File: design/flow/run.sh
#!/bin/bash
# the make line also repeats each setting of config.mk as NAME=value (left out here)
make -C /OpenROAD-flow-scripts/flow DESIGN_CONFIG=/design/flow/config.mk WORK_HOME=/design/flow/orfs CLKGATE_MAP_FILE= finish
File: design/flow/config.mk
export PLATFORM = sky130hd
export DESIGN_NAME = router_top
export DESIGN_NICKNAME = router_top
export VERILOG_FILES = /design/flow/design.v
export SDC_FILE = /design/flow/constraint.sdc
export NUM_CORES = 4
export LEC_CHECK = 0
export ABC_AREA = 1
export CAP_MARGIN = 10
export CELL_PAD_IN_SITES_GLOBAL_PLACEMENT = 0
export CORE_MARGIN = 2
export CORE_UTILIZATION = 70
export CTS_CLUSTER_DIAMETER = 34
export CTS_CLUSTER_SIZE = 44
export GPL_TIMING_DRIVEN = 1
export MIN_ROUTING_LAYER = met1
export SETUP_SLACK_MARGIN = -0.2
export SLEW_MARGIN = 20
export TNS_END_PERCENT = 95
File: design/flow/constraint.sdc
create_clock -name core_clock -period 2.02 [get_ports {clock}]
set_input_delay 0.4040 -clock core_clock [delete_from_list [all_inputs] [get_ports {clock}]]
set_output_delay 0.4040 -clock core_clock [all_outputs]
set_load 0.01 [all_outputs]
File: design/flow/design.v
module router_top (
    input clock,
    input resetn,
    input packet_valid,
    input [7:0] data_in,
    input read_enb_0, read_enb_1, read_enb_2,
    output [7:0] data_out_0, data_out_1, data_out_2,
    output vld_out_0, vld_out_1, vld_out_2,
    output err,
    output busy
);
    wire [7:0] dout;
    wire [2:0] write_enb;
    wire [2:0] soft_reset;
    wire write_enb_reg;
    wire [2:0] read_enb;
    wire [2:0] empty;
    wire [2:0] full;
    wire lfd_state;
    wire detect_add;
    wire ld_state;
    wire laf_state;
    wire full_state;
    wire fifo_full;
    wire rst_int_reg;
    wire parity_done;
    wire low_packet_valid;
    assign read_enb = {read_enb_2, read_enb_1, read_enb_0};
    router_fsm FSM (.clock(clock), .resetn(resetn), .packet_valid(packet_valid), .data_in(data_in), .parity_done(parity_done), .soft_reset_0(soft_reset[0]), .soft_reset_1(soft_reset[1]), .soft_reset_2(soft_reset[2]), .fifo_full(fifo_full), .low_packet_valid(low_packet_valid), .fifo_empty_0(empty[0]), .fifo_empty_1(empty[1]), .fifo_empty_2(empty[2]), .detect_add(detect_add), .ld_state(ld_state), .laf_state(laf_state), .lfd_state(lfd_state), .full_state(full_state), .write_enb_reg(write_enb_reg), .rst_int_reg(rst_int_reg), .busy(busy));
    router_register REG (.clock(clock), .resetn(resetn), .packet_valid(packet_valid), .data_in(data_in), .fifo_full(fifo_full), .detect_add(detect_add), .ld_state(ld_state), .laf_state(laf_state), .full_state(full_state), .lfd_state(lfd_state), .rst_int_reg(rst_int_reg), .err(err), .parity_done(parity_done), .low_packet_valid(low_packet_valid), .dout(dout));
    router_sync SYNC (.clock(clock), .resetn(resetn), .data_in(data_in), .detect_add(detect_add), .write_enb_reg(write_enb_reg), .read_enb_0(read_enb_0), .read_enb_1(read_enb_1), .read_enb_2(read_enb_2), .write_enb(write_enb), .fifo_full(fifo_full), .full_0(full[0]), .full_1(full[1]), .full_2(full[2]), .empty_0(empty[0]), .empty_1(empty[1]), .empty_2(empty[2]), .soft_reset_0(soft_reset[0]), .soft_reset_1(soft_reset[1]), .soft_reset_2(soft_reset[2]), .vld_out_0(vld_out_0), .vld_out_1(vld_out_1), .vld_out_2(vld_out_2));
    router_fifo FIFO0 (.clock(clock), .resetn(resetn), .soft_reset(soft_reset[0]), .write_enb(write_enb[0]), .read_enb(read_enb[0]), .data_in({lfd_state, dout}), .lfd_state(lfd_state), .full(full[0]), .empty(empty[0]), .data_out(data_out_0));
    router_fifo FIFO1 (.clock(clock), .resetn(resetn), .soft_reset(soft_reset[1]), .write_enb(write_enb[1]), .read_enb(read_enb[1]), .data_in({lfd_state, dout}), .lfd_state(lfd_state), .full(full[1]), .empty(empty[1]), .data_out(data_out_1));
    router_fifo FIFO2 (.clock(clock), .resetn(resetn), .soft_reset(soft_reset[2]), .write_enb(write_enb[2]), .read_enb(read_enb[2]), .data_in({lfd_state, dout}), .lfd_state(lfd_state), .full(full[2]), .empty(empty[2]), .data_out(data_out_2));
endmodule
module router_fsm (
    input clock, resetn,
    input packet_valid,
    input [7:0] data_in,
    input fifo_full, fifo_empty_0, fifo_empty_1, fifo_empty_2,
    input soft_reset_0, soft_reset_1, soft_reset_2,
    input parity_done, low_packet_valid,
    output reg detect_add, ld_state, laf_state, lfd_state, full_state,
    output reg write_enb_reg, rst_int_reg, busy
);
    parameter DECODE_ADDRESS = 3'b000,
              LOAD_FIRST_DATA = 3'b001,
              LOAD_DATA = 3'b010,
              LOAD_PARITY = 3'b011,
              FIFO_FULL_STATE = 3'b100,
              LOAD_AFTER_FULL = 3'b101,
              DECODE_ADDRESS_WAIT = 3'b110,
              CHECK_PARITY_ERROR = 3'b111;
    reg [2:0] state, next_state;
    reg [1:0] addr;
    always @(posedge clock) begin
        if (~resetn)
            state <= DECODE_ADDRESS;
        else if ((soft_reset_0 && addr == 2'b00) ||
                 (soft_reset_1 && addr == 2'b01) ||
                 (soft_reset_2 && addr == 2'b10))
            state <= DECODE_ADDRESS;
        else
            state <= next_state;
    end
    always @(posedge clock) begin
        if (~resetn)
            addr <= 2'b00;
        else if (detect_add)
            addr <= data_in[1:0];
    end
    always @(*) begin
        next_state = state;
        case (state)
            DECODE_ADDRESS: begin
                if ((packet_valid && (data_in[1:0] == 2'b00) && fifo_empty_0) ||
                    (packet_valid && (data_in[1:0] == 2'b01) && fifo_empty_1) ||
                    (packet_valid && (data_in[1:0] == 2'b10) && fifo_empty_2))
                    next_state = LOAD_FIRST_DATA;
                else if ((packet_valid && (data_in[1:0] == 2'b00) && ~fifo_empty_0) ||
                         (packet_valid && (data_in[1:0] == 2'b01) && ~fifo_empty_1) ||
                         (packet_valid && (data_in[1:0] == 2'b10) && ~fifo_empty_2))
                    next_state = DECODE_ADDRESS_WAIT;
            end
            DECODE_ADDRESS_WAIT: begin
                if ((addr == 2'b00 && fifo_empty_0) ||
                    (addr == 2'b01 && fifo_empty_1) ||
                    (addr == 2'b10 && fifo_empty_2))
                    next_state = LOAD_FIRST_DATA;
            end
            LOAD_FIRST_DATA: begin
                if (fifo_full)
                    next_state = FIFO_FULL_STATE;
                else
                    next_state = LOAD_DATA;
            end
            LOAD_DATA: begin
                if (fifo_full)
                    next_state = FIFO_FULL_STATE;
                else if (~packet_valid)
                    next_state = LOAD_PARITY;
            end
            LOAD_PARITY: begin
                next_state = CHECK_PARITY_ERROR;
            end
            FIFO_FULL_STATE: begin
                if (~fifo_full)
                    next_state = LOAD_AFTER_FULL;
            end
            LOAD_AFTER_FULL: begin
                if (~parity_done && low_packet_valid)
                    next_state = LOAD_PARITY;
                else if (~parity_done && ~low_packet_valid)
                    next_state = LOAD_DATA;
                else if (parity_done)
                    next_state = DECODE_ADDRESS;
            end
            CHECK_PARITY_ERROR: begin
                if (~fifo_full)
                    next_state = DECODE_ADDRESS;
                else
                    next_state = FIFO_FULL_STATE;
            end
        endcase
    end
    always @(*) begin
        detect_add = 0;
        ld_state = 0;
        laf_state = 0;
        lfd_state = 0;
        full_state = 0;
        write_enb_reg = 0;
        rst_int_reg = 0;
        busy = 0;
        case (state)
            DECODE_ADDRESS: begin
                detect_add = 1;
            end
            DECODE_ADDRESS_WAIT: begin
                detect_add = 1;
            end
            LOAD_FIRST_DATA: begin
                lfd_state = 1;
                busy = 1;
            end
            LOAD_DATA: begin
                ld_state = 1;
                write_enb_reg = 1;
                busy = 1;
            end
            LOAD_PARITY: begin
                busy = 1;
            end
            FIFO_FULL_STATE: begin
                full_state = 1;
                busy = 1;
            end
            LOAD_AFTER_FULL: begin
                laf_state = 1;
                busy = 1;
            end
            CHECK_PARITY_ERROR: begin
                rst_int_reg = 1;
                busy = 1;
            end
        endcase
    end
endmodule
module router_register (
    input clock, resetn, packet_valid,
    input [7:0] data_in,
    input fifo_full, detect_add, ld_state, laf_state, full_state, lfd_state, rst_int_reg,
    output reg err, parity_done, low_packet_valid,
    output reg [7:0] dout
);
    reg [7:0] hold_header_byte, fifo_full_header_byte, internal_parity, packet_parity_byte;
    reg [7:0] fifo_full_data_reg;  
    reg [5:0] count;  
    always @(posedge clock) begin
        if (~resetn)
            hold_header_byte <= 8'b0;
        else if (detect_add && packet_valid)
            hold_header_byte <= data_in;
    end
    always @(posedge clock) begin
        if (~resetn)
            fifo_full_header_byte <= 8'b0;
        else if (detect_add && packet_valid)
            fifo_full_header_byte <= data_in;
    end
    always @(posedge clock) begin
        if (~resetn)
            fifo_full_data_reg <= 8'b0;
        else if (ld_state && fifo_full)
            fifo_full_data_reg <= data_in;
    end
    always @(*) begin
        if (lfd_state)
            dout = hold_header_byte;
        else if (ld_state && ~fifo_full)
            dout = data_in;
        else if (ld_state && fifo_full)
            dout = fifo_full_data_reg;
        else if (laf_state)
            dout = fifo_full_header_byte;
        else
            dout = 8'b0;
    end
    always @(posedge clock) begin
        if (~resetn)
            internal_parity <= 8'b0;
        else if (detect_add)
            internal_parity <= 8'b0;
        else if (lfd_state && packet_valid)
            internal_parity <= internal_parity ^ hold_header_byte;
        else if (ld_state && packet_valid && ~full_state)
            internal_parity <= internal_parity ^ data_in;
    end
    always @(posedge clock) begin
        if (~resetn)
            packet_parity_byte <= 8'b0;
        else if (detect_add && packet_valid)
            packet_parity_byte <= 8'b0;
        else if ((ld_state && ~packet_valid) || (laf_state && ~packet_valid && ~parity_done))
            packet_parity_byte <= data_in;
    end
    always @(posedge clock) begin
        if (~resetn)
            count <= 6'b0;
        else if (detect_add)
            count <= data_in[7:2];  
        else if (ld_state && packet_valid)
            count <= count - 1;
    end
    always @(posedge clock) begin
        if (~resetn)
            low_packet_valid <= 0;
        else
            low_packet_valid <= ~packet_valid;
    end
    always @(posedge clock) begin
        if (~resetn)
            parity_done <= 0;
        else if (detect_add)
            parity_done <= 0;
        else if ((count == 0) && (ld_state || laf_state) && (~packet_valid))
            parity_done <= 1;
    end
    always @(posedge clock) begin
        if (~resetn)
            err <= 0;
        else if (rst_int_reg)
            err <= 0;
        else if (parity_done)
            err <= (internal_parity != packet_parity_byte);
    end
endmodule
module router_sync (
    input clock, resetn,
    input [7:0] data_in,
    input detect_add, write_enb_reg,
    input read_enb_0, read_enb_1, read_enb_2,
    input empty_0, empty_1, empty_2,
    input full_0, full_1, full_2,
    output reg [2:0] write_enb,
    output reg fifo_full,
    output reg vld_out_0, vld_out_1, vld_out_2,
    output reg soft_reset_0, soft_reset_1, soft_reset_2
);
    reg [1:0] internal_addr;
    reg [4:0] timer_0, timer_1, timer_2;  
    always @(posedge clock) begin
        if (~resetn)
            internal_addr <= 2'b0;
        else if (detect_add)
            internal_addr <= data_in[1:0];
    end
    always @(*) begin
        case (internal_addr)
            2'b00: write_enb = {2'b0, write_enb_reg};
            2'b01: write_enb = {1'b0, write_enb_reg, 1'b0};
            2'b10: write_enb = {write_enb_reg, 2'b0};
            default: write_enb = 3'b0;
        endcase
    end
    always @(*) begin
        case (internal_addr)
            2'b00: fifo_full = full_0;
            2'b01: fifo_full = full_1;
            2'b10: fifo_full = full_2;
            default: fifo_full = 0;
        endcase
    end
    always @(posedge clock) begin
        if (~resetn) begin
            vld_out_0 <= 0;
            timer_0 <= 0;
            soft_reset_0 <= 0;
        end else begin
            if (~empty_0)
                vld_out_0 <= 1;
            else
                vld_out_0 <= 0;
            if (vld_out_0 && ~read_enb_0)
                timer_0 <= timer_0 + 1;
            else
                timer_0 <= 0;
            if (timer_0 == 29) begin
                soft_reset_0 <= 1;
                vld_out_0 <= 0;
                timer_0 <= 0;
            end else
                soft_reset_0 <= 0;
        end
    end
    always @(posedge clock) begin
        if (~resetn) begin
            vld_out_1 <= 0;
            timer_1 <= 0;
            soft_reset_1 <= 0;
        end else begin
            if (~empty_1)
                vld_out_1 <= 1;
            else
                vld_out_1 <= 0;
            if (vld_out_1 && ~read_enb_1)
                timer_1 <= timer_1 + 1;
            else
                timer_1 <= 0;
            if (timer_1 == 29) begin
                soft_reset_1 <= 1;
                vld_out_1 <= 0;
                timer_1 <= 0;
            end else
                soft_reset_1 <= 0;
        end
    end
    always @(posedge clock) begin
        if (~resetn) begin
            vld_out_2 <= 0;
            timer_2 <= 0;
            soft_reset_2 <= 0;
        end else begin
            if (~empty_2)
                vld_out_2 <= 1;
            else
                vld_out_2 <= 0;
            if (vld_out_2 && ~read_enb_2)
                timer_2 <= timer_2 + 1;
            else
                timer_2 <= 0;
            if (timer_2 == 29) begin
                soft_reset_2 <= 1;
                vld_out_2 <= 0;
                timer_2 <= 0;
            end else
                soft_reset_2 <= 0;
        end
    end
endmodule
module router_fifo (
    input clock, resetn, soft_reset,
    input write_enb, read_enb, lfd_state,
    input [8:0] data_in,  
    output reg [7:0] data_out,  
    output reg full, empty
);
    reg [8:0] mem [15:0];  
    reg [3:0] wr_ptr, rd_ptr;  
    reg [4:0] count;  
    always @(posedge clock) begin
        if (~resetn || soft_reset)
            wr_ptr <= 0;
        else if (write_enb && ~full)
            wr_ptr <= wr_ptr + 1;
    end
    always @(posedge clock) begin
        if (~resetn || soft_reset)
            rd_ptr <= 0;
        else if (read_enb && ~empty)
            rd_ptr <= rd_ptr + 1;
    end
    always @(posedge clock) begin
        if (~resetn || soft_reset)
            count <= 0;
        else begin
            case ({write_enb & ~full, read_enb & ~empty})
                2'b10: count <= count + 1;
                2'b01: count <= count - 1;
                default: count <= count;
            endcase
        end
    end
    always @(*) begin
        full = (count == 16);
        empty = (count == 0);
    end
    always @(posedge clock) begin
        if (write_enb && ~full)
            mem[wr_ptr] <= data_in;
    end
    always @(posedge clock) begin
        if (~resetn)
            data_out <= 8'b0;
        else if (soft_reset)
            data_out <= 8'b0;
        else if (read_enb && ~empty)
            data_out <= mem[rd_ptr][7:0];
        else if (empty)
            data_out <= 8'b0;
    end
endmodule
==> Slide: Implementation Results, run 1 <==
Flow Results at a Glance

STA
  – Setup Viol. Count Final: 750
  – Final Max Slew Viols: 0
  – Slew margin rel.: 63.13%
  – Final hold vios: 0
  – Clk_skew: 33.66 ps
  – Worst hold slack: 460.7 ps
  – Min cycle time layout: 2330 ps
  – Slew @ Worst Pin: 552.4 ps
  – Worst setup margin: -310.4 ps
  – RSZ-0062 raised after global routing: yes
  – Setup TNS: -84860 ps
  – Max frequency: 429.1 MHz
  – Cycle use final: 115.4%

Place
  – Placer Congestion: 0.8850
  – # placed instances: 2568
  – IO Port Bufs: 42
  – HPWL after DPL: 33.08 mm
  – Pre-CTS setup slack: -576.4 ps

Synthesis
  – Sequential fraction of the synthesis area: 65.14%
  – Cells after Synth: 2008
  – Syn Area/Cell: 11.10 um2
  – XOR Share, Synth: 0.9433%
  – Top cells by count, synth: edfxtp_1, o21ai_0, nand2_1
  – Synth cell types: 45
  – Yosys reg bits: 533
  – Top cells by area: edfxtp_1, dfxtp_1, o21ai_0, mux2i_1, a21oi_1
  – Yosys top cell by instances: edfxtp_1
  – Synth Area in Adders: 2.179%
  – Post-synth EDFFs: 384
  – Synth area leader: edfxtp_1
  – Number of standard cells reported by yosys: 2008
  – Asr flop ratio synth: 0%
  – Mux area share: 4.312%
  – Yosys chip area: 22280 um2
  – Ao+oa area frac: 12.21%
  – Dominant comb cell: AND-OR/OR-AND gates
  – Ys Warns: 4
  – Top FF cell, synth: edfxtp_1
  – Mapped Area: 22280 um2
  – Syn nets: 2059
  – Top-area cell share: 51.75%
  – Basic Gates by Area: 9.709%

Power and ir drop
  – Clock share of power: 32.4%
  – Total sequential power: 14.2 mW
  – Leak: 10.55 nW
  – Sequential share of power: 35.2%
  – Logic pwr share: 32.3%
  – Top pwr grp: sequential cells
  – Switching pwr: 13.56 mW
  – Comb power: 13.1 mW
  – Worst vdd ir: 1.353 mV
  – Switching share of power: 33.57%
  – Clock network power: 13.1 mW
  – Power Internal: 26.83 mW
  – Pwr dens: 1452 nW/um2

Worst setup path
  – R2r startpoint: SYNC.internal_addr[1]
  – Most common cell on crit path: buf_6
  – WS Path Type: flip-flop to flip-flop
  – Critical path's top delay family: simple AND/OR/NAND/NOR gates
  – Critical Path Sink Type: flip-flop
  – Crit. path cell count: 12
  – R2r endpoint: FIFO1.mem[7][3]
  – Worst Reg-to-Reg Cells: 12
  – R2r setup slk: -310 ps
  – Critical-path cell list: buf_6 -> inv_4 -> nor2_4 -> nand4_1 -> nand3_4 -> nand2_4 -> inv_8 -> nand2_1 -> a31o_1 -> o21ai_4 -> buf_12 -> buf_6
  – Worst setup path endpoint: FIFO1.mem[7][3]
  – Critical path origin: SYNC.internal_addr[1]
  – CP peak stage delay: 350 ps
  – Crit path max-delay cell type: dfxtp_2
  – Bufs and invs on worst path: 5
  – Worst EP required: 2460 ps
  – Worst Setup Start Kind: flip-flop
  – Max Fanout on Critical Path: 8
  – Worst EP arrival: 2770 ps

Clock network
  – Clock buffer depth: 3
  – Clock buffer count from CTS: 73
  – H-tree depth: 3
  – Total clock sinks: 533
  – CTS root buf: clkbuf_16
  – Clk pin slew, worst setup/hold paths: 60 ps
  – Worst-Skew Late Latency: 600 ps
  – CTS tree: yes

Die
  – Die X: 182.4 um
  – IO Pins: 43
  – CORE AREA: 31470 um2
  – FP Rows: 65
  – Die Ht: 182.4 um
  – Total die size: 33280 um2
  – Initial Util: 70.80%

Detailed routing
  – DR WL/cell: 21.84 um
  – Starting DRT DRC Count: 1826
  – Routed Antenna Nets: 0
  – Total Wirelength: 59.57 mm
  – Router iterations before antenna repair: 6
  – DRC Markers: 0
  – DR vias: 16.77k
  – Vias per Instance: 6.150
  – Ant diodes: 0

GRT
  – Vias in the first global route: 16.51k
  – Initial antenna violation count: 0
  – First-pass GRT wire length: 87.95 mm
  – Pin count of the biggest net entering global routing: 41
  – GRT Overall Usage: 34.47%
  – GRT overflow: 0

Job
  – Count of tool warnings: 44
  – Max-cap violations: 0

Min path
  – Hold path depth: 2
  – Hold Path Class: flip-flop to flip-flop
  – Hold_sp: REG.count[1]
  – Hold path endpoint: REG.count[1]

Layout
  – Syn-to-layout area delta: 24.86%
  – Fin cells: 2727
  – Nets: 2317

Run status
  – Status: failed layout checks
  – Layout Check Fail Reasons: setup timing
area by class of cell:
class	instances	area, um2
clock buffers	91	1977
clock inverters	43	504.2
fillers	1426	3652
inverters	225	857.1
multi-input cells	1167	6924
flip-flops and latches	533	14530
well taps	402	503.0
repair buffers	265	2519
repair inverters	1	6.256
metrics by stage:
step | utilization, % | total power [mW] | instance area, um2
after CTS | 87.37 | 39.22 | 27500
after global routing | 88.40 | 41.80 | 27820
after detailed placement | 78.51 | 25.54 | 24710
after global placement | 78.51 | 25.14 | 24710
final | 88.40 | 40.38 | 27820
after floorplan | - | 20.65 | 22310
layer usage:
metal	up-vias	wire length (um)	global-route usage [%]	part of all wire (%)
li1	7590	-	-	-
met2	1007	29190	58.03	49
met5	-	0	0	0
met4	0	2764	15.87	4.6
met3	224	5313	7.064	8.9
met1	7951	22300	43.43	37
repair_timing:
| action | 4_1_cts | 5_1_grt |
|---|---|---|
| setup endpoints to repair | 111 | 464 |
| pin swaps | 15 | 28 |
| gates resized | 41 | 54 |
| cloned | 2 | 6 |
| hold buffers | 0 | 0 |
| buffers inserted | 10 | 13 |
==> run 2: changes to the inputs <==
- ABC_AREA: 1 -> default
- CAP_MARGIN: 10 -> 0
- CELL_PAD_IN_SITES_GLOBAL_PLACEMENT: 0 -> 1
- CORE_MARGIN: 2 -> 8
- CORE_UTILIZATION: 70 -> 40
- CTS_CLUSTER_DIAMETER: 34 -> 305
- CTS_CLUSTER_SIZE: 44 -> default
- GPL_ROUTABILITY_DRIVEN: default -> 0
- GPL_TIMING_DRIVEN: 1 -> 0
- MAX_ROUTING_LAYER: default -> met4
- MIN_ROUTING_LAYER: met1 -> default
- SETUP_SLACK_MARGIN: -0.2 -> default
- TNS_END_PERCENT: 95 -> 10
- clock period: 2.02 -> 5.49 ns (I/O delays scaled with it)
==> Slide: Implementation Results, run 2 <==
Flow Results at a Glance

Run status
  – Status: complete, no violations

Clock network
  – CTS tree: yes
  – Clock buffer depth: 3
  – H-tree depth: 2
  – Total clock sinks: 533
  – Post-CTS setup buffers: 0
  – Clock buffer count from CTS: 57
  – Post-CTS Resized: 0
  – CTS root buf: clkbuf_16
  – Worst-Skew Late Latency: 600 ps
  – Post-cts hold buffer count: 0
  – Clk pin slew, worst setup/hold paths: 60 ps

Detailed routing
  – Router iterations before antenna repair: 5
  – Ant diodes: 0
  – Routed Antenna Nets: 0
  – Starting DRT DRC Count: 656
  – DRC Markers: 0
  – Vias per Instance: 5.178
  – DR WL/cell: 21.37 um
  – Total Wirelength: 46.24 mm
  – DR vias: 11.21k

Layout
  – Core Util, Final: 47.25%
  – Finished Cell Area: 24880 um2
  – Nets: 1480
  – Syn-to-layout area delta: 16.82%

Power and ir drop
  – Clock network power: 3.88 mW
  – Leak: 8.211 nW
  – Logic pwr share: 17.7%
  – Sequential share of power: 45.2%
  – Switching share of power: 26.01%
  – Pwr dens: 420.1 nW/um2
  – Total sequential power: 4.72 mW
  – Top pwr grp: sequential cells
  – Worst vdd ir: 0.2373 mV
  – Switching pwr: 2.719 mW
  – Clock share of power: 37.1%
  – Power Internal: 7.732 mW
  – Comb power: 1.85 mW

Worst setup path
  – Critical path origin: REG.ld_state
  – Critical Path Sink Type: flip-flop
  – Max Fanout on Critical Path: 9
  – Crit. path cell count: 13
  – Worst EP arrival: 4110 ps
  – R2r startpoint: REG.ld_state
  – Worst EP required: 6000 ps
  – Bufs and invs on worst path: 5
  – WS Path Type: flip-flop to flip-flop
  – Worst setup path endpoint: FIFO0.count[4]
  – Critical-path cell list: clkbuf_1 -> inv_1 -> a2111oi_2 -> inv_1 -> ha_1 -> inv_1 -> fa_1 -> inv_1 -> a21o_1 -> a21oi_1 -> xnor2_1 -> or3_1 -> a21oi_1
  – Most common cell on crit path: inv_1
  – Worst Reg-to-Reg Cells: 13
  – CP peak stage delay: 870 ps
  – R2r setup slk: 1890 ps
  – R2r endpoint: FIFO0.count[4]
  – Crit path max-delay cell type: a2111oi_2
  – Worst Setup Start Kind: flip-flop
  – Critical path's top delay family: AND-OR/OR-AND gates

Synthesis
  – Ys Warns: 4
  – Top cells by area: edfxtp_1, dfxtp_1, mux4_2, nor2_1, mux2i_1
  – Ao+oa area frac: 2.767%
  – Synth Area in Adders: 2.280%
  – Top FF cell, synth: edfxtp_1
  – Cells after Synth: 1322
  – Synth area leader: edfxtp_1
  – Yosys chip area: 21300 um2
  – Post-synth EDFFs: 384
  – Syn nets: 1373
  – Dominant comb cell: multiplexers
  – Number of standard cells reported by yosys: 1322
  – Asr flop ratio synth: 0%
  – Mux area share: 14.99%
  – Basic Gates by Area: 7.520%
  – Top-area cell share: 54.14%
  – Syn Area/Cell: 16.11 um2
  – Yosys reg bits: 533
  – XOR Share, Synth: 2.468%
  – Sequential fraction of the synthesis area: 68.15%
  – Top cells by count, synth: edfxtp_1, nor2_1, dfxtp_1
  – Synth cell types: 54
  – Yosys top cell by instances: edfxtp_1
  – Mapped Area: 21300 um2

Die
  – CORE AREA: 52660 um2
  – Total die size: 60880 um2
  – Initial Util: 40.45%
  – FP Rows: 84
  – IO Pins: 43
  – Die X: 246.7 um
  – Die Ht: 246.7 um

GRT
  – Vias in the first global route: 11.64k
  – GRT Overall Usage: 16.00%
  – Initial antenna violation count: 0
  – First-pass GRT wire length: 72.07 mm
  – Pin count of the biggest net entering global routing: 33
  – GRT overflow: 0

Job
  – Count of tool warnings: 38
  – Max-cap violations: 0

Place
  – IO Port Bufs: 37
  – Placed Area: 22970 um2
  – HPWL after DPL: 31.62 mm

STA
  – Final Max Slew Viols: 0
  – Slew margin rel.: 34.02%
  – Min cycle time layout: 3598 ps
  – RSZ-0062 raised after global routing: no
  – Final hold vios: 0
  – Cycle use final: 65.54%
  – Setup Viol. Count Final: 0
  – Clk_skew: 20.52 ps
  – Slew @ Worst Pin: 986.1 ps
  – Max frequency: 277.9 MHz

Min path
  – Hold path depth: 1
  – Hold Path Class: flip-flop to flip-flop
  – Hold path endpoint: REG.err
  – Hold_sp: FSM.rst_int_reg
run 2: per-layer routing:
layer	track usage, %	part of all wire [%]	vias up	wire length (um)
met5	-	0	-	0
met4	4.312	1.8	0	834
li1	-	-	5231	-
met2	25.97	49	155	22840
met3	2.255	3.2	55	1472
met1	21.10	46	5764	21090
run 2: through the flow:
stage | instances | TNS (ps) | power, mW | setup WS (ps) | hold slack [ps]
after global routing | 2164 | 0 | 10.91 | 1573 | 444.8
after detailed placement | 2058 | 0 | 6.696 | 1458 | 418.8
after CTS | 2164 | 0 | 10.59 | 1899 | 425.2
after global placement | 2047 | -652220 | 6.600 | -2130 | 414.7
after floorplan | 1322 | 0 | 6.028 | 1491 | 375.2
final | 2164 | 0 | 10.45 | 1892 | 404.9
run 2: layout make-up:
class / count / area, um2
Clock inverter: 26 / 267.8
Timing Repair Buffer: 48 / 660.6
Buffer: 67 / 282.8
Tap cell: 688 / 860.8
Clock buffer: 80 / 1643
Sequential cell: 533 / 14510
Fill cell: 4492 / 27780
Inverter: 28 / 105.1
Multi-Input combinational cell: 694 / 6545
==> run 3: changes to the inputs <==
- CAP_MARGIN: 0 -> 20
- CELL_PAD_IN_SITES_GLOBAL_PLACEMENT: 1 -> default
- CORE_MARGIN: 8 -> 2
- CORE_UTILIZATION: 40 -> 57
- CTS_CLUSTER_DIAMETER: 305 -> default
- GPL_ROUTABILITY_DRIVEN: 0 -> default
- GPL_TIMING_DRIVEN: 0 -> default
- MAX_ROUTING_LAYER: met4 -> default
- SETUP_SLACK_MARGIN: default -> 0.81
- TNS_END_PERCENT: 10 -> default
- clock period: 5.49 -> 4.58 ns (I/O delays scaled with it)
==> Slide: Implementation Results, run 3 <==
Flow Results at a Glance

Clock network
  – Total clock sinks: 533
  – Worst-Skew Late Latency: 620 ps
  – Clock buffer depth: 3
  – Post-cts hold buffer count: 0
  – Post-CTS setup buffers: 0
  – CTS tree: yes
  – Clk pin slew, worst setup/hold paths: 60 ps
  – Clock buffer count from CTS: 54
  – Post-CTS Resized: 0
  – H-tree depth: 2
  – CTS root buf: clkbuf_16

Power and ir drop
  – Top pwr grp: sequential cells
  – Switching pwr: 3.138 mW
  – Clock network power: 4.24 mW
  – Power Total: 11.99 mW
  – Power Internal: 8.852 mW
  – Clock share of power: 35.4%
  – Total sequential power: 5.77 mW
  – Sequential share of power: 48.2%
  – Leak: 7.992 nW
  – Comb power: 1.98 mW
  – Pwr dens: 497.2 nW/um2
  – Logic pwr share: 16.5%
  – Switching share of power: 26.17%
  – Worst vdd ir: 0.3481 mV

Synthesis
  – Mapped Area: 21300 um2
  – Top FF cell, synth: edfxtp_1
  – Syn nets: 1373
  – Basic Gates by Area: 7.520%
  – Top cells by count, synth: edfxtp_1, nor2_1, dfxtp_1
  – Synth Area in Adders: 2.280%
  – Sequential fraction of the synthesis area: 68.15%
  – Syn Area/Cell: 16.11 um2
  – Synth area leader: edfxtp_1
  – Ao+oa area frac: 2.767%
  – Ys Warns: 4
  – Post-synth EDFFs: 384
  – Yosys top cell by instances: edfxtp_1
  – Asr flop ratio synth: 0%
  – Yosys chip area: 21300 um2
  – Number of standard cells reported by yosys: 1322
  – Mux area share: 14.99%
  – Dominant comb cell: multiplexers
  – Yosys reg bits: 533
  – Cells after Synth: 1322
  – Top cells by area: edfxtp_1, dfxtp_1, mux4_2, nor2_1, mux2i_1
  – XOR Share, Synth: 2.468%
  – Synth cell types: 54
  – Top-area cell share: 54.14%

Place
  – HPWL after DPL: 27.04 mm
  – # placed instances: 1801
  – Placer Congestion: 0.7904
  – IO Port Bufs: 42

STA
  – Final hold vios: 0
  – Max frequency: 296.4 MHz
  – Worst hold slack: 404.0 ps
  – Setup Viol. Count Final: 0
  – Slew margin rel.: 25.73%
  – Min cycle time layout: 3374 ps
  – Cycle use final: 73.66%
  – Slew @ Worst Pin: 1110 ps
  – Clk_skew: 28.14 ps
  – Final Max Slew Viols: 0
  – RSZ-0062 raised after global routing: no
  – Setup TNS: 0 ps

Worst setup path
  – Worst Reg-to-Reg Cells: 7
  – Worst Setup Start Kind: flip-flop
  – Max Fanout on Critical Path: 31
  – Most common cell on crit path: buf_4
  – Crit. path cell count: 7
  – R2r setup slk: 1210 ps
  – Critical path origin: FIFO1.count[0]
  – R2r endpoint: FIFO2.mem[14][3]
  – WS Path Type: flip-flop to flip-flop
  – Crit path max-delay cell type: o21ai_4
  – R2r startpoint: FIFO1.count[0]
  – Bufs and invs on worst path: 2
  – Critical path's top delay family: AND-OR/OR-AND gates
  – Worst EP required: 5020 ps
  – Critical-path cell list: nor4_2 -> a32oi_1 -> nand2_1 -> buf_4 -> mux2i_1 -> o21ai_4 -> buf_4
  – CP peak stage delay: 860 ps
  – Worst setup path endpoint: FIFO2.mem[14][3]
  – Worst EP arrival: 3810 ps
  – Critical Path Sink Type: flip-flop

Detailed routing
  – Vias per Instance: 5.842
  – DRC Markers: 0
  – Total Wirelength: 42.78 mm
  – Starting DRT DRC Count: 840
  – Routed Antenna Nets: 0
  – DR WL/cell: 22.49 um
  – Ant diodes: 0
  – Router iterations before antenna repair: 5
  – DR vias: 11.11k

Run status
  – Status: complete, no violations

GRT
  – Pin count of the biggest net entering global routing: 38
  – GRT Overall Usage: 22.99%
  – First-pass GRT wire length: 66.38 mm
  – Vias in the first global route: 11.08k
  – Initial antenna violation count: 0
  – GRT overflow: 0

Layout
  – Fin cells: 1902
  – Fill cell count: 2558
  – Nets: 1441
  – Syn-to-layout area delta: 13.23%

Die
  – Die Ht: 197.3 um
  – FP Rows: 70
  – IO Pins: 43
  – Die X: 197.3 um
  – Total die size: 38930 um2
  – Initial Util: 58.03%
  – CORE AREA: 36700 um2

Min path
  – Hold Path Class: flip-flop to flip-flop
  – Hold_sp: FSM.rst_int_reg
  – Hold path depth: 1
  – Hold path endpoint: REG.err

Job
  – Max-cap violations: 0
  – Count of tool warnings: 40
run 3: metal layers:
metal	wire, um	track usage, %	vias up
li1	-	-	5157
met1	19380	33.72	5641
met2	20480	36.53	255
met3	2114	3.824	59
met4	801	5.625	0
met5	0	0	-
run 3: cell type report:
class,count,area (um2),area share (%)
clock buffers,84,1545,6.408
inverters,28,105.1,0.4358
clock inverters,16,156.4,0.6486
repair buffers,79,718.2,2.978
well taps,468,585.6,2.428
multi-input cells,694,6485,26.89
flip-flops and latches,533,14520,60.21
run 3: stage by stage:
step / cell area, um2 / util, % / worst slack, ps
floorplan: 21300 / - / 1282
global placement: 22390 / 61.00 / 849.8
detailed placement: 22390 / 61.00 / 799.1
CTS: 24090 / 65.64 / 1217
global route: 24110 / 65.71 / 985.2
finish: 24110 / 65.71 / 1206
==> run 4: changes to the inputs <==
- ABC_AREA: default -> 0
- CELL_PAD_IN_SITES_DETAIL_PLACEMENT: default -> 0
- CELL_PAD_IN_SITES_GLOBAL_PLACEMENT: default -> 3
- CORE_UTILIZATION: 57 -> 35
- GPL_TIMING_DRIVEN: default -> 1
- PLACE_DENSITY_LB_ADDON: default -> 0.19
- SETUP_SLACK_MARGIN: 0.81 -> 1.04
- clock period: 4.58 -> 6.14 ns (I/O delays scaled with it)
==> Slide: Implementation Results, run 4 <==
Flow Results at a Glance

Worst setup path
  – Crit. path cell count: 11
  – CP peak stage delay: 810 ps
  – Max Fanout on Critical Path: 10
  – R2r endpoint: FIFO0.count[4]
  – Critical path origin: read_enb_0
  – Critical path's top delay family: buffers and inverters
  – Worst Setup Start Kind: input port
  – Critical-path cell list: clkdlybuf4s50_1 -> nor2b_1 -> ha_1 -> inv_1 -> fa_1 -> inv_1 -> a21o_1 -> a21oi_1 -> xnor2_1 -> or3_1 -> a21oi_1
  – Worst EP arrival: 4180 ps
  – Worst Reg-to-Reg Cells: 13
  – Worst EP required: 6680 ps
  – R2r startpoint: REG.ld_state
  – Worst setup path endpoint: FIFO0.count[4]
  – Crit path max-delay cell type: clkdlybuf4s50_1
  – Bufs and invs on worst path: 3
  – WS Path Type: input port to flip-flop
  – Critical Path Sink Type: flip-flop
  – R2r setup slk: 2770 ps

Die
  – FP Rows: 90
  – Total die size: 62840 um2
  – Die X: 250.7 um
  – Die Ht: 250.7 um
  – CORE AREA: 60250 um2
  – Initial Util: 35.35%
  – IO Pins: 43

Job
  – Max-cap violations: 0
  – Count of tool warnings: 38

STA
  – Worst setup margin: 2494 ps
  – Min cycle time layout: 3646 ps
  – Worst hold slack: 412.4 ps
  – RSZ-0062 raised after global routing: no
  – Slew margin rel.: 34.37%
  – Clk_skew: 25.17 ps
  – Cycle use final: 59.38%
  – Setup TNS: 0 ps
  – Max frequency: 274.3 MHz
  – Final Max Slew Viols: 0
  – Slew @ Worst Pin: 982.5 ps
  – Final hold vios: 0
  – Setup Viol. Count Final: 0

Clock network
  – Clock buffer depth: 3
  – Clk pin slew, worst setup/hold paths: 60 ps
  – Post-CTS Resized: 0
  – H-tree depth: 2
  – Post-CTS setup buffers: 0
  – CTS tree: yes
  – Worst-Skew Late Latency: 630 ps
  – CTS root buf: clkbuf_16
  – Post-cts hold buffer count: 0
  – Total clock sinks: 533
  – Clock buffer count from CTS: 58

Detailed routing
  – Starting DRT DRC Count: 716
  – DRC Markers: 0
  – Routed Antenna Nets: 0
  – Total Wirelength: 48.04 mm
  – Vias per Instance: 5.010
  – Router iterations before antenna repair: 5
  – DR WL/cell: 21.64 um
  – DR vias: 11.12k

Layout
  – Core Util, Final: 41.07%
  – Finished Cell Area: 24740 um2
  – Fin cells: 2220
  – Syn-to-layout area delta: 16.18%
  – Fill cell count: 5389
  – Nets: 1439

Min path
  – Hold path depth: 1
  – Hold path endpoint: REG.err
  – Hold_sp: FSM.rst_int_reg
  – Hold Path Class: flip-flop to flip-flop

Power and ir drop
  – Switching pwr: 2.479 mW
  – Switching share of power: 26.43%
  – Leak: 8.110 nW
  – Logic pwr share: 16.6%
  – Top pwr grp: sequential cells
  – Pwr dens: 379.0 nW/um2
  – Comb power: 1.56 mW
  – Worst vdd ir: 0.2106 mV
  – Sequential share of power: 45.2%
  – Clock share of power: 38.2%
  – Power Total: 9.379 mW
  – Clock network power: 3.58 mW
  – Power Internal: 6.900 mW
  – Total sequential power: 4.24 mW

Synthesis
  – Yosys reg bits: 533
  – Sequential fraction of the synthesis area: 68.15%
  – Yosys top cell by instances: edfxtp_1
  – Synth area leader: edfxtp_1
  – XOR Share, Synth: 2.468%
  – Asr flop ratio synth: 0%
  – Cells after Synth: 1322
  – Dominant comb cell: multiplexers
  – Synth Area in Adders: 2.280%
  – Ao+oa area frac: 2.767%
  – Syn Area/Cell: 16.11 um2
  – Top cells by area: edfxtp_1, dfxtp_1, mux4_2, nor2_1, mux2i_1
  – Top cells by count, synth: edfxtp_1, nor2_1, dfxtp_1
  – Number of standard cells reported by yosys: 1322
  – Synth cell types: 54
  – Syn nets: 1373
  – Post-synth EDFFs: 384
  – Mapped Area: 21300 um2
  – Top-area cell share: 54.14%
  – Ys Warns: 4
  – Yosys chip area: 21300 um2
  – Basic Gates by Area: 7.520%
  – Top FF cell, synth: edfxtp_1
  – Mux area share: 14.99%

GRT
  – Initial antenna violation count: 0
  – GRT Overall Usage: 15.53%
  – GRT overflow: 0
  – Vias in the first global route: 11.21k
  – Pin count of the biggest net entering global routing: 49
  – First-pass GRT wire length: 73.06 mm

Place
  – Placer Congestion: 0.7470
  – # placed instances: 2110
  – HPWL after DPL: 29.78 mm
  – Placed Area: 22750 um2
  – IO Port Bufs: 42
  – Pre-CTS setup slack: 1820 ps

Run status
  – Status: complete, no violations
-- run 4: layout make-up --
| type | count | area [um2] | share of cell area [%] |
|---|---|---|---|
| well taps | 782 | 978.4 | 3.954 |
| clock buffers | 75 | 1637 | 6.614 |
| repair buffers | 73 | 653.1 | 2.640 |
| inverters | 28 | 105.1 | 0.4248 |
| clock inverters | 34 | 354.1 | 1.431 |
| diodes | 1 | 2.502 | 0.01011 |
| flip-flops and latches | 533 | 14520 | 58.68 |
| multi-input cells | 694 | 6495 | 26.25 |
-- run 4: metal layers --
layer / up-vias / share of wire, % / track usage [%] / wire length (um)
met5: - / 0 / 0 / 0
met4: 0 / 1.9 / 3.901 / 912
met3: 71 / 3.4 / 2.858 / 1640
met2: 158 / 47 / 24.81 / 22660
met1: 5741 / 48 / 21.93 / 22830
li1: 5153 / - / - / -
==> run 5: changes to the inputs <==
- ABC_AREA: 0 -> 1
- CELL_PAD_IN_SITES_DETAIL_PLACEMENT: 0 -> default
- CELL_PAD_IN_SITES_GLOBAL_PLACEMENT: 3 -> default
- CORE_ASPECT_RATIO: default -> 1.43
- CORE_UTILIZATION: 35 -> 72
- CTS_CLUSTER_SIZE: default -> 14
- GPL_TIMING_DRIVEN: 1 -> default
- PLACE_DENSITY_LB_ADDON: 0.19 -> default
- SETUP_SLACK_MARGIN: 1.04 -> default
- clock period: 6.14 -> 2.08 ns (I/O delays scaled with it)
==> Slide: Implementation Results, run 5 <==
Flow Results at a Glance

Worst setup path
  – Worst setup path endpoint: FIFO1.mem[10][7]
  – R2r endpoint: FIFO1.mem[10][7]
  – Max Fanout on Critical Path: 4
  – Worst Setup Start Kind: flip-flop
  – Critical path origin: SYNC.internal_addr[0]
  – Critical-path cell list: buf_6 -> nor2_4 -> buf_6 -> nand4_1 -> nand3_2 -> nor2_4 -> inv_2 -> buf_4 -> o21ai_0 -> a31o_1 -> o21ai_4 -> buf_12 -> clkbuf_16
  – Worst EP arrival: 2740 ps
  – Worst EP required: 2410 ps
  – Crit path max-delay cell type: dfxtp_2
  – R2r setup slk: -320 ps
  – Crit. path cell count: 13
  – Critical Path Sink Type: flip-flop
  – Critical path's top delay family: buffers and inverters
  – Bufs and invs on worst path: 6
  – WS Path Type: flip-flop to flip-flop
  – CP peak stage delay: 360 ps
  – R2r startpoint: SYNC.internal_addr[0]
  – Worst Reg-to-Reg Cells: 13

Die
  – Total die size: 32390 um2
  – FP Rows: 77
  – CORE AREA: 30730 um2
  – IO Pins: 43
  – Initial Util: 72.50%
  – Die X: 151.1 um
  – Die Ht: 214.4 um

Synthesis
  – Cells after Synth: 2008
  – Yosys top cell by instances: edfxtp_1
  – Synth cell types: 45
  – Synth area leader: edfxtp_1
  – Mapped Area: 22280 um2
  – Sequential fraction of the synthesis area: 65.14%
  – Top cells by count, synth: edfxtp_1, o21ai_0, nand2_1
  – Top FF cell, synth: edfxtp_1
  – Basic Gates by Area: 9.709%
  – Asr flop ratio synth: 0%
  – Top-area cell share: 51.75%
  – Synth Area in Adders: 2.179%
  – Syn nets: 2059
  – Yosys chip area: 22280 um2
  – XOR Share, Synth: 0.9433%
  – Mux area share: 4.312%
  – Ys Warns: 4
  – Dominant comb cell: AND-OR/OR-AND gates
  – Yosys reg bits: 533
  – Number of standard cells reported by yosys: 2008
  – Top cells by area: edfxtp_1, dfxtp_1, o21ai_0, mux2i_1, a21oi_1
  – Ao+oa area frac: 12.21%
  – Syn Area/Cell: 11.10 um2
  – Post-synth EDFFs: 384

Power and ir drop
  – Comb power: 13.8 mW
  – Power Internal: 23.51 mW
  – Logic pwr share: 38.2%
  – Top pwr grp: sequential cells
  – Total sequential power: 13.8 mW
  – Switching pwr: 12.68 mW
  – Switching share of power: 35.03%
  – Leak: 10.18 nW
  – Worst vdd ir: 1.077 mV
  – Pwr dens: 1330 nW/um2
  – Clock share of power: 23.7%
  – Sequential share of power: 38.1%
  – Clock network power: 8.57 mW

Place
  – HPWL after DPL: 34.48 mm
  – IO Port Bufs: 42
  – Pre-CTS setup slack: -363.7 ps
  – Placed Area: 24650 um2
  – Placer Congestion: 0.8973

STA
  – Setup TNS: -74620 ps
  – Worst setup margin: -323.8 ps
  – Max frequency: 416.0 MHz
  – Setup Viol. Count Final: 397
  – Final hold vios: 0
  – Clk_skew: 20.46 ps
  – Min cycle time layout: 2404 ps
  – Final Max Slew Viols: 0
  – Slew @ Worst Pin: 631.6 ps
  – RSZ-0062 raised after global routing: yes
  – Slew margin rel.: 57.73%
  – Cycle use final: 115.6%

Clock network
  – H-tree depth: 2
  – CTS root buf: clkbuf_16
  – Clock buffer count from CTS: 47
  – Post-cts hold buffer count: 0
  – CTS tree: yes
  – Total clock sinks: 533
  – Clk pin slew, worst setup/hold paths: 60 ps
  – Worst-Skew Late Latency: 590 ps
  – Clock buffer depth: 3

Layout
  – Finished Cell Area: 27210 um2
  – Syn-to-layout area delta: 22.14%
  – Nets: 2296

GRT
  – Pin count of the biggest net entering global routing: 70
  – Vias in the first global route: 16.35k
  – Initial antenna violation count: 0
  – GRT Overall Usage: 34.36%
  – First-pass GRT wire length: 85.14 mm
  – GRT overflow: 0

Job
  – Count of tool warnings: 43
  – Max-cap violations: 0

Min path
  – Hold Path Class: flip-flop to flip-flop
  – Hold path endpoint: REG.count[1]
  – Hold path depth: 2
  – Hold_sp: REG.count[1]

Detailed routing
  – Routed length on met2: 30.86 mm
  – DR vias: 16.76k
  – DRC Markers: 0
  – Router iterations before antenna repair: 6
  – Max layer used: met4
  – Total Wirelength: 60.47 mm
  – Vias per Instance: 6.257
  – DR WL/cell: 22.57 um
  – Ant diodes: 0
  – Met1 WL: 20.62 mm
  – Routed Antenna Nets: 0
  – Met3 WL: 5.172 mm
  – Starting DRT DRC Count: 1740

Run status
  – Status: failed layout checks
  – Layout Check Fail Reasons: setup timing
## run 5: layout make-up
cell class / count / area [um2]
Timing Repair Buffer: 272 / 2878
Sequential cell: 533 / 14540
Tap cell: 395 / 494.2
Multi-Input combinational cell: 1166 / 6954
Clock buffer: 80 / 1434
Fill cell: 1368 / 3518
Clock inverter: 8 / 60.06
Inverter: 225 / 852.1
## run 5: per-stage QoR
stage / std cells / util (%) / power [mW] / hold WS [ps]
after CTS: 2645 / 86.41 / 34.25 / 465.3
final: 2679 / 88.55 / 36.19 / 461.8
after detailed placement: 2535 / 80.20 / 25.03 / 452.9
after floorplan: 2008 / - / 20.46 / 433.4
after global placement: 2535 / 80.20 / 24.57 / 445.5
after global routing: 2679 / 88.55 / 37.50 / 480.9
## run 5: timing repair
action                                  CTS  global route
resized                                  32            55
pin swaps                                17            34
buffers inserted                         17            19
gates cloned                              5            19
endpoints found under the setup margin  202           556
## run 5: layer usage
layer / track usage (%) / up-vias
met3: 4.894 / 267
met2: 60.41 / 995
met5: 0 / -
met4: 17.57 / 0
li1: - / 7518
met1: 40.77 / 7983
==> run 6: changes to the inputs <==
- CAP_MARGIN: 20 -> 10
- CELL_PAD_IN_SITES_GLOBAL_PLACEMENT: default -> 0
- CORE_ASPECT_RATIO: 1.43 -> default
- CORE_UTILIZATION: 72 -> 70
- CTS_CLUSTER_DIAMETER: default -> 34
- CTS_CLUSTER_SIZE: 14 -> 44
- GPL_TIMING_DRIVEN: default -> 1
- MIN_ROUTING_LAYER: default -> met1
- SETUP_SLACK_MARGIN: default -> -0.18
- TNS_END_PERCENT: default -> 95
- clock period: 2.08 -> 2.55 ns (I/O delays scaled with it)
==> Slide: Implementation Results, run 6 <==
Flow Results at a Glance

Clock network
  – Clk pin slew, worst setup/hold paths: 50 ps
  – CTS tree: yes
  – CTS root buf: clkbuf_16
  – Total clock sinks: 533
  – Post-cts hold buffer count: 0
  – Clock buffer count from CTS: 73
  – H-tree depth: 3
  – Worst-Skew Late Latency: 590 ps
  – Clock buffer depth: 3

Detailed routing
  – Router iterations before antenna repair: 6
  – Routed Antenna Nets: 0
  – DR WL/cell: 19.67 um
  – Vias per Instance: 5.992
  – Total Wirelength: 51.51 mm
  – Starting DRT DRC Count: 1451
  – DR vias: 15.69k
  – Ant diodes: 0
  – DRC Markers: 0

Power and ir drop
  – Comb power: 8.30 mW
  – Switching share of power: 32.97%
  – Pwr dens: 1131 nW/um2
  – Clock share of power: 34.8%
  – Power Total: 29.96 mW
  – Top pwr grp: sequential cells
  – Leak: 9.886 nW
  – Clock network power: 10.4 mW
  – Logic pwr share: 27.7%
  – Total sequential power: 11.2 mW
  – Switching pwr: 9.879 mW
  – Worst vdd ir: 1.352 mV
  – Sequential share of power: 37.5%
  – Power Internal: 20.08 mW

Worst setup path
  – Worst EP required: 3000 ps
  – R2r setup slk: -60 ps
  – Worst setup path endpoint: FIFO2.count[4]
  – Worst Reg-to-Reg Cells: 13
  – Worst EP arrival: 3060 ps
  – Crit. path cell count: 13
  – Critical-path cell list: nor2_1 -> nand3_1 -> nand2_1 -> inv_1 -> ha_1 -> buf_4 -> ha_1 -> a31oi_1 -> nor2_1 -> nor2_1 -> o21ai_0 -> o21ai_0 -> a21oi_1
  – Critical Path Sink Type: flip-flop
  – Max Fanout on Critical Path: 4
  – Bufs and invs on worst path: 2
  – WS Path Type: flip-flop to flip-flop
  – Critical path origin: FIFO2.count[1]
  – Most common cell on crit path: nor2_1
  – Critical path's top delay family: simple AND/OR/NAND/NOR gates
  – CP peak stage delay: 350 ps
  – R2r startpoint: FIFO2.count[1]
  – Crit path max-delay cell type: ha_1
  – R2r endpoint: FIFO2.count[4]
  – Worst Setup Start Kind: flip-flop

Synthesis
  – Sequential fraction of the synthesis area: 65.14%
  – Ao+oa area frac: 12.21%
  – Basic Gates by Area: 9.709%
  – Synth Area in Adders: 2.179%
  – Cells after Synth: 2008
  – Syn Area/Cell: 11.10 um2
  – Yosys chip area: 22280 um2
  – Post-synth EDFFs: 384
  – Synth cell types: 45
  – XOR Share, Synth: 0.9433%
  – Top-area cell share: 51.75%
  – Yosys reg bits: 533
  – Ys Warns: 4
  – Top FF cell, synth: edfxtp_1
  – Number of standard cells reported by yosys: 2008
  – Top cells by area: edfxtp_1, dfxtp_1, o21ai_0, mux2i_1, a21oi_1
  – Dominant comb cell: AND-OR/OR-AND gates
  – Mapped Area: 22280 um2
  – Synth area leader: edfxtp_1
  – Mux area share: 4.312%
  – Asr flop ratio synth: 0%
  – Top cells by count, synth: edfxtp_1, o21ai_0, nand2_1
  – Syn nets: 2059
  – Yosys top cell by instances: edfxtp_1

Job
  – Count of tool warnings: 41
  – Max-cap violations: 0

GRT
  – Vias in the first global route: 15.32k
  – Pin count of the biggest net entering global routing: 49
  – GRT overflow: 0
  – First-pass GRT wire length: 80.36 mm
  – Initial antenna violation count: 0
  – GRT Overall Usage: 31.34%

STA
  – Setup TNS: -117.3 ps
  – Min cycle time layout: 2610 ps
  – Worst setup margin: -59.93 ps
  – Setup Viol. Count Final: 2
  – Slew @ Worst Pin: 992.6 ps
  – Clk_skew: 27.57 ps
  – Final Max Slew Viols: 0
  – Final hold vios: 0
  – Max frequency: 383.2 MHz
  – Cycle use final: 102.4%
  – Slew margin rel.: 33.75%

Min path
  – Hold Path Class: flip-flop to flip-flop
  – Hold_sp: FIFO2.rd_ptr[3]
  – Hold path endpoint: FIFO2.rd_ptr[3]
  – Hold path depth: 2

Layout
  – Fill cell count: 1684
  – Core Util, Final: 84.16%
  – Syn-to-layout area delta: 18.87%
  – Nets: 2208

Die
  – Die Ht: 182.4 um
  – CORE AREA: 31470 um2
  – Total die size: 33280 um2
  – Initial Util: 70.80%
  – Die X: 182.4 um
  – IO Pins: 43
  – FP Rows: 65

Place
  – HPWL after DPL: 31.50 mm
  – IO Port Bufs: 42
  – Placer Congestion: 0.8986
  – Pre-CTS setup slack: -228.2 ps

Run status
  – Layout Check Fail Reasons: setup timing
  – Status: failed layout checks
[run 6: per-stage QoR]
stage | hold slack (ps) | cells | cell area, um2
floorplan | 433.4 | 2008 | 22280
global placement | 444.9 | 2484 | 23930
detailed placement | 452.0 | 2484 | 23930
CTS | 462.4 | 2619 | 26480
global route | 485.5 | 2619 | 26490
finish | 457.7 | 2619 | 26490
[run 6: per-layer routing]
metal,track usage (%),vias to the layer above,routed length [um]
met5,0,-,0
li1,-,7377,-
met2,52.18,723,25330
met1,41.96,7439,20520
met3,5.129,155,4033
met4,12.06,0,1623
[run 6: final cells by class]
type	count	area, um2	area share, %
clock inverter	55	688.2	2.598
timing repair buffer	158	1429	5.394
clock buffer	80	1863	7.034
inverter	225	844.6	3.188
multi-input combinational	1166	6635	25.05
tap	402	503.0	1.899
sequential	533	14530	54.84
[run 6: what timing repair did]
action                                  CTS  global route
setup buffers                             0             0
resized                                   0             3
endpoints found under the setup margin    0             2
==> run 7: changes to the inputs <==
- CAP_MARGIN: 10 -> 15
- CELL_PAD_IN_SITES_GLOBAL_PLACEMENT: 0 -> default
- CORE_UTILIZATION: 70 -> 72
- CTS_CLUSTER_DIAMETER: 34 -> default
- CTS_CLUSTER_SIZE: 44 -> 75
- GPL_TIMING_DRIVEN: 1 -> default
- MIN_ROUTING_LAYER: met1 -> default
- SETUP_SLACK_MARGIN: -0.18 -> 0.01
- TNS_END_PERCENT: 95 -> default
- clock period: 2.55 -> 1.98 ns (I/O delays scaled with it)
==> Slide: Implementation Results, run 7 <==
Flow Results at a Glance

Run status
  – Status: failed layout checks
  – Layout Check Fail Reasons: setup timing

Synthesis
  – Dominant comb cell: AND-OR/OR-AND gates
  – Syn Area/Cell: 11.10 um2
  – Sequential fraction of the synthesis area: 65.14%
  – Top cells by count, synth: edfxtp_1, o21ai_0, nand2_1
  – Synth cell types: 45
  – Synth Area in Adders: 2.179%
  – Top cells by area: edfxtp_1, dfxtp_1, o21ai_0, mux2i_1, a21oi_1
  – Synth area leader: edfxtp_1
  – Ys Warns: 4
  – Ao+oa area frac: 12.21%
  – XOR Share, Synth: 0.9433%
  – Mux area share: 4.312%
  – Asr flop ratio synth: 0%
  – Basic Gates by Area: 9.709%
  – Syn nets: 2059
  – Yosys reg bits: 533
  – Top-area cell share: 51.75%
  – Top FF cell, synth: edfxtp_1
  – Number of standard cells reported by yosys: 2008
  – Yosys chip area: 22280 um2
  – Yosys top cell by instances: edfxtp_1
  – Cells after Synth: 2008
  – Post-synth EDFFs: 384
  – Mapped Area: 22280 um2

Clock network
  – H-tree depth: 2
  – CTS root buf: clkbuf_16
  – Worst-Skew Late Latency: 590 ps
  – Total clock sinks: 533
  – Clock buffer count from CTS: 50
  – Clock buffer depth: 3
  – Clk pin slew, worst setup/hold paths: 60 ps
  – CTS tree: yes

Layout
  – Fill cell count: 1331
  – Nets: 2286
  – Syn-to-layout area delta: 22.05%
  – Core Util, Final: 89.14%

Worst setup path
  – Worst EP required: 2300 ps
  – Worst EP arrival: 2660 ps
  – Most common cell on crit path: buf_6
  – Critical path origin: SYNC.internal_addr[0]
  – Worst Reg-to-Reg Cells: 13
  – Max Fanout on Critical Path: 5
  – Critical Path Sink Type: flip-flop
  – Crit path max-delay cell type: dfxtp_2
  – R2r endpoint: FIFO2.mem[12][6]
  – Crit. path cell count: 13
  – CP peak stage delay: 340 ps
  – WS Path Type: flip-flop to flip-flop
  – R2r startpoint: SYNC.internal_addr[0]
  – R2r setup slk: -370 ps
  – Critical path's top delay family: buffers and inverters
  – Worst setup path endpoint: FIFO2.mem[12][6]
  – Bufs and invs on worst path: 6
  – Worst Setup Start Kind: flip-flop
  – Critical-path cell list: buf_4 -> inv_4 -> nor2_4 -> buf_6 -> nand4_1 -> nand3_4 -> nand2_4 -> buf_6 -> nand3_2 -> a31o_4 -> o21ai_4 -> buf_12 -> clkbuf_16

Detailed routing
  – Met3 WL: 5.515 mm
  – Ant diodes: 0
  – Routed Antenna Nets: 0
  – Starting DRT DRC Count: 2363
  – Vias per Instance: 6.303
  – Router iterations before antenna repair: 6
  – Total Wirelength: 59.25 mm
  – Max layer used: met4
  – DR WL/cell: 22.16 um
  – DR vias: 16.85k
  – Routed length on met2: 29.73 mm
  – Met1 WL: 21.79 mm
  – DRC Markers: 0

Power and ir drop
  – Clock share of power: 25.1%
  – Power Total: 38.07 mW
  – Total sequential power: 14.4 mW
  – Switching share of power: 34.99%
  – Leak: 10.19 nW
  – Sequential share of power: 37.9%
  – Comb power: 14.1 mW
  – Switching pwr: 13.32 mW
  – Top pwr grp: sequential cells
  – Pwr dens: 1400 nW/um2
  – Power Internal: 24.75 mW
  – Logic pwr share: 37.0%
  – Clock network power: 9.55 mW
  – Worst vdd ir: 1.229 mV

Die
  – CORE AREA: 30510 um2
  – IO Pins: 43
  – Die X: 179.9 um
  – FP Rows: 64
  – Die Ht: 179.9 um
  – Initial Util: 73.04%
  – Total die size: 32370 um2

STA
  – Setup TNS: -128300 ps
  – RSZ-0062 raised after global routing: yes
  – Max frequency: 426.0 MHz
  – Final Max Slew Viols: 0
  – Worst hold slack: 460.2 ps
  – Clk_skew: 28.80 ps
  – Min cycle time layout: 2347 ps
  – Worst setup margin: -367.2 ps
  – Slew margin rel.: 63.33%
  – Cycle use final: 118.5%
  – Final hold vios: 0
  – Setup Viol. Count Final: 617
  – Slew @ Worst Pin: 547.9 ps

Min path
  – Hold_sp: REG.count[1]
  – Hold Path Class: flip-flop to flip-flop
  – Hold path depth: 2
  – Hold path endpoint: REG.count[1]

Place
  – Placer Congestion: 0.9379
  – IO Port Bufs: 42
  – HPWL after DPL: 34.33 mm

Job
  – Count of tool warnings: 44
  – Max-cap violations: 0

GRT
  – GRT Overall Usage: 33.70%
  – Vias in the first global route: 16.33k
  – Initial antenna violation count: 0
  – First-pass GRT wire length: 85.95 mm
  – GRT overflow: 0
  – Pin count of the biggest net entering global routing: 53
[run 7: timing repair]
item | 4_1_cts | 5_1_grt
endpoints found under the setup margin | 629 | 710
gates cloned | 3 | 8
pin swaps | 12 | 44
buffers inserted | 14 | 14
hold buffers | 0 | 0
resized | 31 | 70
[run 7: layout make-up]
class	instances	area (um2)	area share (%)
Clock inverter	30	240.2	0.8833
Inverter	225	857.1	3.151
Clock buffer	64	1386	5.098
Multi-Input combinational cell	1166	7067	25.98
Sequential cell	533	14540	53.46
Timing Repair Buffer	259	2610	9.597
Tap cell	396	495.5	1.822
[run 7: metal layers]
layer	track usage, %	up-vias
met1	44.29	8053
met4	13.20	0
met5	0	-
met2	56.69	1099
li1	-	7499
met3	5.673	197
[run 7: through the flow]
stage	cells	area (um2)	setup slack, ps
4_1_cts	2653	26660	-187.4
3_3_place_gp	2542	24770	-474.1
6_report	2673	27200	-367.2
5_1_grt	2673	27200	-409.8
2_1_floorplan	2008	22580	-222.7
3_5_place_dp	2542	24770	-440.1
==> run 8: changes to the inputs <==
- ABC_AREA: 1 -> default
- CAP_MARGIN: 15 -> 20
- CTS_CLUSTER_SIZE: 75 -> default
- SETUP_SLACK_MARGIN: 0.01 -> -0.16
- clock period: 1.98 -> 2.14 ns (I/O delays scaled with it)
==> Slide: Implementation Results, run 8 <==
Flow Results at a Glance

GRT
  – GRT Overall Usage: 36.59%
  – Pin count of the biggest net entering global routing: 49
  – Vias in the first global route: 13.64k
  – Initial antenna violation count: 0
  – First-pass GRT wire length: 83.10 mm
  – GRT overflow: 0

Synthesis
  – Cells after Synth: 1322
  – XOR Share, Synth: 2.468%
  – Mux area share: 14.99%
  – Yosys top cell by instances: edfxtp_1
  – Mapped Area: 21300 um2
  – Synth area leader: edfxtp_1
  – Dominant comb cell: multiplexers
  – Yosys reg bits: 533
  – Sequential fraction of the synthesis area: 68.15%
  – Synth cell types: 54
  – Top cells by area: edfxtp_1, dfxtp_1, mux4_2, nor2_1, mux2i_1
  – Top cells by count, synth: edfxtp_1, nor2_1, dfxtp_1
  – Syn nets: 1373
  – Asr flop ratio synth: 0%
  – Post-synth EDFFs: 384
  – Yosys chip area: 21300 um2
  – Number of standard cells reported by yosys: 1322
  – Synth Area in Adders: 2.280%
  – Basic Gates by Area: 7.520%
  – Syn Area/Cell: 16.11 um2
  – Ao+oa area frac: 2.767%
  – Top FF cell, synth: edfxtp_1
  – Top-area cell share: 54.14%
  – Ys Warns: 4

Worst setup path
  – R2r setup slk: -540 ps
  – Critical path's top delay family: simple AND/OR/NAND/NOR gates
  – Critical-path cell list: nor4_4 -> nand2b_1 -> and2_4 -> ha_4 -> buf_4 -> ha_4 -> a21o_1 -> a21oi_2 -> xnor2_2 -> or3_4 -> a21oi_2
  – Critical Path Sink Type: flip-flop
  – Worst EP arrival: 3160 ps
  – Bufs and invs on worst path: 1
  – Crit path max-delay cell type: dfxtp_2
  – R2r startpoint: FIFO2.count[3]
  – Worst Reg-to-Reg Cells: 11
  – Max Fanout on Critical Path: 4
  – Worst EP required: 2630 ps
  – Critical path origin: FIFO2.count[3]
  – Worst setup path endpoint: FIFO2.count[4]
  – WS Path Type: flip-flop to flip-flop
  – R2r endpoint: FIFO2.count[4]
  – Worst Setup Start Kind: flip-flop
  – Crit. path cell count: 11
  – CP peak stage delay: 340 ps

Min path
  – Hold path depth: 1
  – Hold_sp: FSM.rst_int_reg
  – Hold Path Class: flip-flop to flip-flop
  – Hold path endpoint: REG.err

Detailed routing
  – DR WL/cell: 31.38 um
  – Ant diodes: 0
  – Starting DRT DRC Count: 2091
  – DRC Markers: 0
  – Routed Antenna Nets: 0
  – Total Wirelength: 61.73 mm
  – Vias per Instance: 6.966
  – Router iterations before antenna repair: 7
  – DR vias: 13.70k

Power and ir drop
  – Comb power: 6.60 mW
  – Clock network power: 9.06 mW
  – Worst vdd ir: 0.9067 mV
  – Pwr dens: 1077 nW/um2
  – Switching pwr: 8.084 mW
  – Leak: 8.878 nW
  – Top pwr grp: sequential cells
  – Clock share of power: 32.5%
  – Total sequential power: 12.2 mW
  – Logic pwr share: 23.7%
  – Sequential share of power: 43.9%
  – Switching share of power: 28.97%
  – Power Internal: 19.83 mW

Clock network
  – Worst-Skew Late Latency: 600 ps
  – Clock buffer count from CTS: 50
  – CTS root buf: clkbuf_16
  – Clock buffer depth: 3
  – Clk pin slew, worst setup/hold paths: 70 ps
  – Post-cts hold buffer count: 0
  – Total clock sinks: 533
  – H-tree depth: 2
  – CTS tree: yes

Run status
  – Layout Check Fail Reasons: setup timing
  – Status: failed layout checks

Die
  – FP Rows: 62
  – CORE AREA: 28940 um2
  – Die X: 176.0 um
  – Total die size: 30970 um2
  – Die Ht: 176.0 um
  – Initial Util: 73.60%
  – IO Pins: 43

Layout
  – Gate Area: 7009 um2
  – Syn-to-layout area delta: 21.70%
  – Fill cell count: 954
  – Flop area: 14530 um2
  – Nets: 1594
  – Finished Cell Area: 25920 um2

STA
  – RSZ-0062 raised after global routing: yes
  – Slew margin rel.: 37.49%
  – Cycle use final: 125.0%
  – Min cycle time layout: 2675 ps
  – Setup Viol. Count Final: 527
  – Final hold vios: 0
  – Max frequency: 373.8 MHz
  – Slew @ Worst Pin: 930.5 ps
  – Final Max Slew Viols: 0
  – Worst setup margin: -535.2 ps
  – Clk_skew: 50.88 ps
  – Worst hold slack: 431.5 ps

Place
  – IO Port Bufs: 42
  – HPWL after DPL: 31.12 mm
  – Pre-CTS setup slack: -577.5 ps
  – Placer Congestion: 0.8649
  – Placed Area: 23780 um2

Job
  – Max-cap violations: 0
  – Count of tool warnings: 44
[run 8: repair_timing]
item                                    CTS  global route
gates cloned                              0             0
endpoints found under the setup margin  367           418
pin swaps                                35            39
buffers inserted                         16            15
gates resized                            26            54
[run 8: layout make-up]
cell class                      count  share of cell area, %
Clock buffer                       68                  5.243
Inverter                           28                 0.4248
Clock inverter                     24                 0.8738
Multi-Input combinational cell    694                  27.04
Tap cell                          384                  1.854
Sequential cell                   533                  56.07
Timing Repair Buffer              236                  8.487
[run 8: per-layer routing]
layer / track usage [%] / share of wire, % / wire length, um / vias to the layer above
met5: 0 / 0 / 0 / -
met4: 17.15 / 6.2 / 3840 / 0
met3: 5.620 / 10 / 6351 / 307
met2: 62.50 / 51 / 31330 / 1187
met1: 46.96 / 33 / 20210 / 6766
li1: - / - / - / 5442
[run 8: stage by stage]
| step | setup TNS (ps) | power (mW) | cells | util, % |
|---|---|---|---|---|
| 2_1_floorplan | -57120 | 15.69 | 1322 | - |
| 3_3_place_gp | -61300 | 17.74 | 1852 | 82.19 |
| 3_5_place_dp | -68940 | 18.01 | 1852 | 82.19 |
| 4_1_cts | -36120 | 27.03 | 1959 | 88.45 |
| 5_1_grt | -98200 | 28.46 | 1967 | 89.57 |
| 6_report | -65410 | 27.91 | 1967 | 89.57 |
Power and IR drop assume default switching activity.
